v36:
==> flow/design.v <==
`timescale 1ns / 1ps
module FourBitCPU(rst, clk, opcode, address, myinput, myoutput, HLT, s_flag, z_flag, c_flag);
parameter n=4;
localparam DEPTH = 2**n;
input rst, clk;
input [3:0] opcode;
input [n-1:0] address;
input [7:0] myinput;
output reg [7:0] myoutput;
output reg HLT, s_flag, z_flag, c_flag;
reg [n-1:0] stackPoint;
reg [7:0] stackReg [0:DEPTH-1];
reg [7:0] mem [0:DEPTH-1];
reg [4:0] progCount;
integer i;
wire [n-1:0] addrNext = address + 1'b1;
wire [n-1:0] spDec    = stackPoint - 1'b1;
wire [7:0] memA   = mem[address];
wire [7:0] memA1  = mem[addrNext];
wire [7:0] mem0   = mem[0];
wire [7:0] stkTop = stackReg[stackPoint];
wire [8:0] sum    = {1'b0, memA} + {1'b0, myinput};
wire       borrow = (memA < myinput);
wire [7:0] andRes = memA & myinput;
wire [7:0] orRes  = memA | myinput;
wire [7:0] xorRes = memA ^ myinput;
always @(posedge clk)
begin
if (rst)
begin
  for (i=0; i<DEPTH; i=i+1)
    begin
      mem[i] <= i;
      stackReg[i] <= i;
    end
  c_flag <= 0;
  z_flag <= 0;
  s_flag <= 0;
  myoutput <= 0;
  HLT <= 0;
  progCount <= 0;
  stackPoint <= 4'b1110;
end
else if (progCount < 16 && !HLT)
begin
progCount <= progCount + 1;
case(opcode)
4'b0000:       
begin
  {c_flag, myoutput} <= sum;
  if (memA == 0) z_flag <= 1;
  s_flag <= 1'b0;
end
4'b0001:       
begin
  s_flag <= borrow;
  c_flag <= borrow;
  z_flag <= (memA == 0);
  myoutput <= memA;
end
4'b0010:       
begin
  mem[address] <= memA1;
  mem[addrNext] <= memA;
  myoutput <= memA1;
end
4'b0011:       
begin
  mem[address] <= mem0;
  if (mem0 == 0) z_flag <= 1;
  myoutput <= mem0;
end
4'b0100:       
begin
  myoutput <= memA >> 1;
end
4'b0101:       
begin
  mem[address] <= myinput;
  myoutput <= myinput;
  z_flag <= (myinput == 0);
end
4'b0110:       
begin
  myoutput <= memA;
  z_flag <= (memA == 0);
end
4'b0111:       
begin
  mem[address] <= andRes;
  myoutput <= andRes;
  if (andRes == 0) z_flag <= 1;
end
4'b1000:       
begin
  c_flag <= 0;
  z_flag <= 0;
  s_flag <= 0;
  myoutput <= memA;
end
4'b1001:       
begin
  mem[address] <= orRes;
  myoutput <= orRes;
  z_flag <= (orRes == 0);
  c_flag <= 1'b0;
  s_flag <= 1'b0;
end
4'b1010:       
begin
  mem[address] <= xorRes;
  myoutput <= xorRes;
  z_flag <= (xorRes == 0);
  c_flag <= 1'b0;
  s_flag <= 1'b0;
end
4'b1011:       
begin
  stackPoint <= spDec;
  stackReg[spDec] <= memA;
  myoutput <= memA;
end
4'b1100:       
begin
  mem[address] <= stkTop;
  stackPoint <= stackPoint + 1'b1;
  myoutput <= stkTop;
end
4'b1101:       
begin
  myoutput <= memA << 1;
  z_flag <= (memA == 0);
end
4'b1110:       
begin
  mem[address] <= ~memA;
  myoutput <= ~memA;
end
4'b1111:       
begin
  HLT <= 1'b1;
end
default: myoutput <= 0;
endcase
end
end
endmodule
clock: 4.12 ns
lec_check: 0
cap_margin: 20
core_margin: 2
core_utilization: 72
cts_cluster_diameter: 28
cts_cluster_size: 15
place_density_lb_addon: 0.01
setup_slack_margin: 0.69
slew_margin: 20
run.sh (not shown) runs the stock make flow with config.mk's settings and CLKGATE_MAP_FILE=.
v36 never completed, since it errored out during global routing (5_1_grt).
Changes in v43 relative to v36:
Settings: CTS_CLUSTER_SIZE removed (was 15); CTS_CLUSTER_DIAMETER removed (was 28); SETUP_SLACK_MARGIN changed from 0.69 to 1.35; PLACE_DENSITY_LB_ADDON removed (was 0.01); CORE_UTILIZATION changed from 72 to 40; the clock period (ns, I/O delays scaled along) changed from 4.12 to 5.73.
Findings:
The flow did not stop early for v43: all stages ran, and the layout cleared the timing, DRC and antenna checks. v36: it failed during global routing (5_1_grt), and the tool reported GRT-0232. On die size, the higher figure sits with v43, not v36. Summary of v43 over v36: chip height higher, top-level I/O count roughly the same, core area higher, total setup buffers inserted after CTS lower, share of the core filled by cells before placement lower. From v36 to v43, synthesized area did not move at all.
--- input diff v43..v14 ---
Settings: a change of SETUP_SLACK_MARGIN from 1.35 to 0.69; an added PLACE_DENSITY_LB_ADDON of 0.01; a change of CORE_UTILIZATION from 40 to 72; a change of the clock period (ns, I/O delays scaled along) from 5.73 to 4.12.
Results
v14 vs v43: placed cell area up by a few percent. Comparing worst hold slack for v43 and v14, the smaller number came from v43. v14 gives more detailed-placement wirelength estimate than v43 did. v14 gives more critical path depth than v43 did.
--- input diff v14..v13 ---
Settings: SETUP_SLACK_MARGIN: 0.69 -> unset; CORE_UTILIZATION: 72 -> 68; PLACE_DENSITY_LB_ADDON: 0.01 -> unset; the clock period (ns, I/O delays scaled along): 4.12 -> 12.1.
Findings:
Going from v14 to v13, non-clock buffer count lower; share of total power in combinational logic lower; fraction of power spent switching nets lower.
The final period utilization reported for v13 is smaller than that of v14 by 33 points.
The inputs of v34 differ from those of v13 as listed below.
Settings: CORE_UTILIZATION: 68 -> 72; TNS_END_PERCENT: unset -> 5; SETUP_SLACK_MARGIN: unset -> 0.63; PLACE_DENSITY: unset -> 0.4; the clock period (ns, I/O delays scaled along): 12.1 -> 4.73.
## What came out
- Per the comparison of v34 with v13, cell area went up; fraction of met3 tracks used by global routing went up; width of the chip went down; first-pass GRT wire length went up.
- In v34 the total placed instance area turned out about 4.6% higher than in v13.
- v34 finished all stages; the layout is clean.

RTL: the design.v shown in full above, as it stands there.
export LEC_CHECK = 0
export CAP_MARGIN = 20
export CORE_MARGIN = 2
export CORE_UTILIZATION = 72
export CTS_CLUSTER_SIZE = 37
export SETUP_SLACK_MARGIN = 1.51
export SLEW_MARGIN = 20
create_clock -name core_clock -period 5.25 [get_ports {clk}]
==> next run, changes <==
- CELL_PAD_IN_SITES_GLOBAL_PLACEMENT: default -> 0
- CORE_ASPECT_RATIO: default -> 1.06
- CORE_UTILIZATION: 72 -> 67
- CTS_CLUSTER_SIZE: 37 -> 36
- GPL_ROUTABILITY_DRIVEN: default -> 1
- GPL_TIMING_DRIVEN: default -> 1
- SETUP_SLACK_MARGIN: 1.51 -> 0.01
- SLEW_MARGIN: 20 -> 15
- TNS_END_PERCENT: default -> 95
- clock period: 5.25 -> 3.21 ns (I/O delays scaled with it)
Now the flow ended with an error in 5_1_grt.
Area after synthesis is unchanged.
Die area went up by 7.3%.
Synthesized cell count is unchanged.
==> next run, changes <==
- CELL_PAD_IN_SITES_GLOBAL_PLACEMENT: 0 -> default
- CORE_ASPECT_RATIO: 1.06 -> 1.48
- CORE_UTILIZATION: 67 -> 40
- CTS_CLUSTER_DIAMETER: default -> 365
- CTS_CLUSTER_SIZE: 36 -> default
- GPL_ROUTABILITY_DRIVEN: 1 -> default
- GPL_TIMING_DRIVEN: 1 -> default
- SETUP_SLACK_MARGIN: 0.01 -> 1.9
- SLEW_MARGIN: 15 -> 20
- TNS_END_PERCENT: 95 -> default
- clock period: 3.21 -> 8.0 ns (I/O delays scaled with it)
With this change the flow passed the timing, DRC and antenna checks.
Synthesized area is unchanged.
Die area rises by 66%.
Synthesized cell count is unchanged.
==> next run, changes <==
- CAP_MARGIN: 20 -> 15
- CORE_ASPECT_RATIO: 1.48 -> default
- CTS_CLUSTER_DIAMETER: 365 -> default
- GPL_ROUTABILITY_DRIVEN: default -> 0
- SETUP_SLACK_MARGIN: 1.9 -> default
=>
- clock skew rises by 9.2 ps
- total power grows by 4.3%
- first-iteration DRC count rises by about 33%
- worst setup slack degrades by 290 ps
- clock power came out higher by about 10%
==> next run, changes <==
- CAP_MARGIN: 15 -> 20
- GPL_ROUTABILITY_DRIVEN: 0 -> default
- clock period: 8.0 -> 5.73 ns (I/O delays scaled with it)
=> The changed run ran to the end with no violations. First-iteration DRC count is lower by roughly a tenth. Via count increases slightly. Cell count is higher slightly.
==> next run, changes <==
- CORE_UTILIZATION: 40 -> 70
- clock period: 5.73 -> 3.44 ns (I/O delays scaled with it)
Outcome:
- The new run finished but failed the layout checks on setup timing
- setup slack loses 1200 ps
- cell area climbs by 9.6%
- global-route usage grows by 28 points
- via count rises by 22%
- power went up by 69%
- die area shrinks by 42%
Power is estimated from default activity; no workload was simulated.
